oak:
// cordic
module cordic
  #(vectoring = 1,                                 
    width = 16,                                    
    iterations = width + 2,                        
    guard_bits = iterations - 1)                   
   (input  wire                       reset,       
    input  wire                       clk,         
    input  wire                       en,          
    input  wire  signed [width - 1:0] x0, y0, z0,  
    output logic signed [width    :0] x, y,        
    output logic signed [width - 1:0] z);          
   localparam logic signed [width - 1:0] pi_2 = 2**(width - 2);  
   function automatic logic signed [width + guard_bits - 1:0] atan_z(input integer i);
      case (i)
        0: atan_z = 33'd1073741824;
        1: atan_z = 33'd633866811;
        2: atan_z = 33'd334917815;
        3: atan_z = 33'd170009512;
        4: atan_z = 33'd85334662;
        5: atan_z = 33'd42708931;
        6: atan_z = 33'd21359677;
        7: atan_z = 33'd10680490;
        8: atan_z = 33'd5340327;
        9: atan_z = 33'd2670173;
        10: atan_z = 33'd1335088;
        11: atan_z = 33'd667544;
        12: atan_z = 33'd333772;
        13: atan_z = 33'd166886;
        14: atan_z = 33'd83443;
        15: atan_z = 33'd41722;
        16: atan_z = 33'd20861;
        17: atan_z = 33'd10430;
        default: atan_z = '0;
      endcase
   endfunction  
   logic signed [width + guard_bits    :0] xr[iterations + 1], yr[iterations + 1];
   logic signed [width + guard_bits - 1:0] zr[iterations + 1];
   always_ff @(posedge clk or posedge reset)
     if (reset)
       for (int i = 0; i < iterations + 1; ++i)
         begin
            xr[i] <= '0;
            yr[i] <= '0;
            zr[i] <= '0;
         end
     else
       if (en)
         for (int i = -1; i < iterations; ++i)
           if (i == -1)
             if (vectoring == 1)
               if (x0 < 0 && y0 >= 0)  
                 begin
                    xr[0] <= y0          << guard_bits;
                    yr[0] <= -x0         << guard_bits;
                    zr[0] <= (z0 + pi_2) << guard_bits;
                 end
               else if (x0 < 0 && y0 < 0)  
                 begin
                    xr[0] <= -y0         << guard_bits;
  ...
Size: about 1700 flip-flops, about 100 I/O pins, roughly 150000 um^2 of cells after synthesis.
Settings: LEC_CHECK=0, CAP_MARGIN=20, CORE_MARGIN=2, CORE_UTILIZATION=45, SLEW_MARGIN=20; clock period 3.04 ns.
run.sh (not shown) runs the stock make flow with config.mk's settings and CLKGATE_MAP_FILE=.
Although it ran to completion, oak produced a layout that fails the final checks because of negative setup slack.
Input-level comparison between pine and oak:
- setting PLACE_DENSITY to 0.66 for the first time
- setting ABC_AREA to 1 for the first time
- setting SETUP_SLACK_MARGIN to 0.53 for the first time
- setting CTS_CLUSTER_SIZE to 76 for the first time
- changing CORE_UTILIZATION from 45 to 72
- changing the clock period (ns, I/O delays scaled along) from 3.04 to 4.48
--- outcome ---
No stage failed in pine, and the final checks on the layout all came back clean.
Note that the wire length recorded for oak amounts to 0.74 times the value seen in pine.
pine vs oak — critical path depth rose about 5%.
Flop share of the area, oak and pine, lower one = oak.
pine vs oak: final standard cell area without fillers down by a little under 10%
#### Input delta (birch over pine)
- ABC_AREA no longer set, was 1
- CTS_CLUSTER_SIZE no longer set, was 76
- SETUP_SLACK_MARGIN no longer set, was 0.53
- PLACE_DENSITY no longer set, was 0.66
- CORE_UTILIZATION now 45, was 72
- the clock period (ns, I/O delays scaled along) now 5.39, was 4.48
## What came out
Of the two values seen for highest routing layer actually used, met4 was produced by birch and met5 by pine.
The via count of birch is lower than that of pine.
Sequential cell area fraction in the yosys report: pine and birch compared, lower one is pine
pine reports its startpoint of the worst setup timing path as xr[16][16]$_DFFE_PP0P_ while birch reports yr[6][10]$_DFFE_PP0P_.
NOTE: critical path depth in birch falls short of that of pine
Going from pine to birch, final count of pins violating max slew level, utilization moved down, detailed placer's ending HPWL moved down.
birch: full flow OK, the timing, design-rule and antenna checks passed
In birch, TritonCTS buffer count is higher than in pine.
When birch is measured against pine, its total cell area reported by yosys after synthesis turns out 17% lower.
The following lists how maple was set up differently from birch:
- SETUP_SLACK_MARGIN now 0.8, previously not set
- CELL_PAD_IN_SITES_GLOBAL_PLACEMENT now 3, previously not set
- TNS_END_PERCENT now 35, previously not set
- CTS_CLUSTER_DIAMETER now 20, previously not set
- ABC_AREA now 0, previously not set
- CAP_MARGIN now 35, was 20
- GPL_ROUTABILITY_DRIVEN now 0, previously not set
- GPL_TIMING_DRIVEN now 0, previously not set
- CORE_UTILIZATION now 35, was 45
- PLACE_DENSITY now 0.66, previously not set
- the clock period (ns, I/O delays scaled along) now 3.74, was 5.39
--- outcome ---
birch and maple: one clean run, birch; the rest did not finish clean. In maple the routed length on met3 turned out about 100% higher than in birch. birch leaves more setup margin than maple. Against birch, maple comes in 3 lower on number of buffers inserted by port buffering. Delta (maple minus birch): number of stages on the worst hold path rose 1, share of the clock period used by the worst path rose 43 points.

========
Setup of job 5770:
cordic again, from the RTL that the note above started with.
==> flow/config.mk <==
export PLATFORM = sky130hd
export DESIGN_NAME = cordic
export DESIGN_NICKNAME = cordic
export VERILOG_FILES = /design/flow/design.v
export SDC_FILE = /design/flow/constraint.sdc
export NUM_CORES = 4
export LEC_CHECK = 0
export CAP_MARGIN = 20
export CELL_PAD_IN_SITES_DETAIL_PLACEMENT = 2
export CORE_ASPECT_RATIO = 1.45
export CORE_MARGIN = 2
export CORE_UTILIZATION = 18
export CTS_CLUSTER_SIZE = 64
export GPL_ROUTABILITY_DRIVEN = 0
export GPL_TIMING_DRIVEN = 0
export SETUP_SLACK_MARGIN = 1.24
export SLEW_MARGIN = 20
==> flow/constraint.sdc <==
create_clock -name core_clock -period 5.5 [get_ports {clk}]
set_input_delay 1.1000 -clock core_clock [delete_from_list [all_inputs] [get_ports {clk}]]
set_output_delay 1.1000 -clock core_clock [all_outputs]
set_load 0.01 [all_outputs]
In the summary table, job 5770 is marked failed, with error GRT-0116 raised in 5_1_grt.
> inputs changed (job 5770 -> job 7764)
==> flow/config.mk <==
export PLATFORM = sky130hd
export DESIGN_NAME = cordic
export DESIGN_NICKNAME = cordic
export VERILOG_FILES = /design/flow/design.v
export SDC_FILE = /design/flow/constraint.sdc
export NUM_CORES = 4
export LEC_CHECK = 0
export ABC_AREA = 1
export CAP_MARGIN = 40
export CELL_PAD_IN_SITES_GLOBAL_PLACEMENT = 1
export CORE_MARGIN = 2
export CORE_UTILIZATION = 19
export PLACE_DENSITY = 0.5
export SLEW_MARGIN = 20
export TNS_END_PERCENT = 30
==> flow/constraint.sdc <==
create_clock -name core_clock -period 5.42 [get_ports {clk}]
set_input_delay 1.0840 -clock core_clock [delete_from_list [all_inputs] [get_ports {clk}]]
set_output_delay 1.0840 -clock core_clock [all_outputs]
set_load 0.01 [all_outputs]
Notes after the runs:
- Among job 7764 and job 5770, the run that stopped before the end is job 5770, and it is the only one.
- [compare] base=job 5770 new=job 7764: synthesized area per cell decreased by about 30% relative to the old numbers; compound-cell area share of the yosys netlist saw a decrease.
- Instance tally after logic synthesis was higher in job 7764 than in job 5770.
- Of job 7764 and job 5770, the higher chip area from the yosys synthesis statistics belongs to job 7764.
- Diff job 5770 -> job 7764 | post-synthesis simple-gate area fraction | increase of 19 points
- Taking job 5770 as the reference, in job 7764 cell area after technology mapping +about 20%; count of unique library cells instantiated by Yosys fell by 32%; part of the Yosys area used for sequential elements shows a reduction of 4.9 points.
- Die area | job 7764 > job 5770
- Total CTS buffers sits higher in job 7764 than in job 5770.
> inputs changed (job 7764 -> job 7744)
==> flow/config.mk <==
export PLATFORM = sky130hd
export DESIGN_NAME = cordic
export DESIGN_NICKNAME = cordic
export VERILOG_FILES = /design/flow/design.v
export SDC_FILE = /design/flow/constraint.sdc
export NUM_CORES = 4
export LEC_CHECK = 0
export CAP_MARGIN = 20
export CORE_MARGIN = 2
export CORE_UTILIZATION = 68
export CTS_CLUSTER_DIAMETER = 33
export CTS_CLUSTER_SIZE = 62
export HOLD_SLACK_MARGIN = -0.09
export SETUP_SLACK_MARGIN = 1.27
export SLEW_MARGIN = 20
export TNS_END_PERCENT = 80
==> flow/constraint.sdc <==
create_clock -name core_clock -period 4.46 [get_ports {clk}]
set_input_delay 0.8920 -clock core_clock [delete_from_list [all_inputs] [get_ports {clk}]]
set_output_delay 0.8920 -clock core_clock [all_outputs]
set_load 0.01 [all_outputs]
==> results <==
Job 7744 -> stages 100% | layout checks FAIL | negative setup slack
Per the comparison of job 7744 with job 7764, aggregate negative setup slack now sits lower; detailed-route wire length shrank by about 36%; sequential share of layout area +1.6 points; cell area after layout shows a reduction of 0.014 mm2.
Per the comparison of job 7744 with job 7764, number of iterations in the first detailed-routing pass up 2; final worst slack now sits lower.
What job 6144 does differently from job 7744 at the input level:
==> flow/config.mk <==
export PLATFORM = sky130hd
export DESIGN_NAME = cordic
export DESIGN_NICKNAME = cordic
export VERILOG_FILES = /design/flow/design.v
export SDC_FILE = /design/flow/constraint.sdc
export NUM_CORES = 4
export LEC_CHECK = 0
export ABC_AREA = 1
export CAP_MARGIN = 20
export CORE_ASPECT_RATIO = 0.5
export CORE_MARGIN = 2
export CORE_UTILIZATION = 72
export CTS_CLUSTER_DIAMETER = 390
export CTS_CLUSTER_SIZE = 95
export SETUP_SLACK_MARGIN = 0.99
export SLEW_MARGIN = 20
==> flow/constraint.sdc <==
create_clock -name core_clock -period 3.39 [get_ports {clk}]
set_input_delay 0.6780 -clock core_clock [delete_from_list [all_inputs] [get_ports {clk}]]
set_output_delay 0.6780 -clock core_clock [all_outputs]
set_load 0.01 [all_outputs]
### Flow results
As for a clean layout from job 7744 and job 6144, there is none. Job 7744 -> stages 100% | layout checks FAIL | negative setup slack. Job 6144 did not make it past 5_1_grt, where a tool error ended it. Job 7744 -> job 6144: total placed cells including tap cells increased by more than half. Going from job 7744 to job 6144, fraction of the mapped netlist area in compound gates now smaller, placeable core area moved up, chip area from the yosys synthesis statistics climbed 20%, cell count after synthesis now sits higher, count of cell types in the netlist decreased about 32%. Die area: job 6144 > job 7744. Relative to job 7744, synthesized area has increased by 20% in job 6144. Relative to job 7744, global placer's final weighted congestion has increased by 0.21 in job 6144.
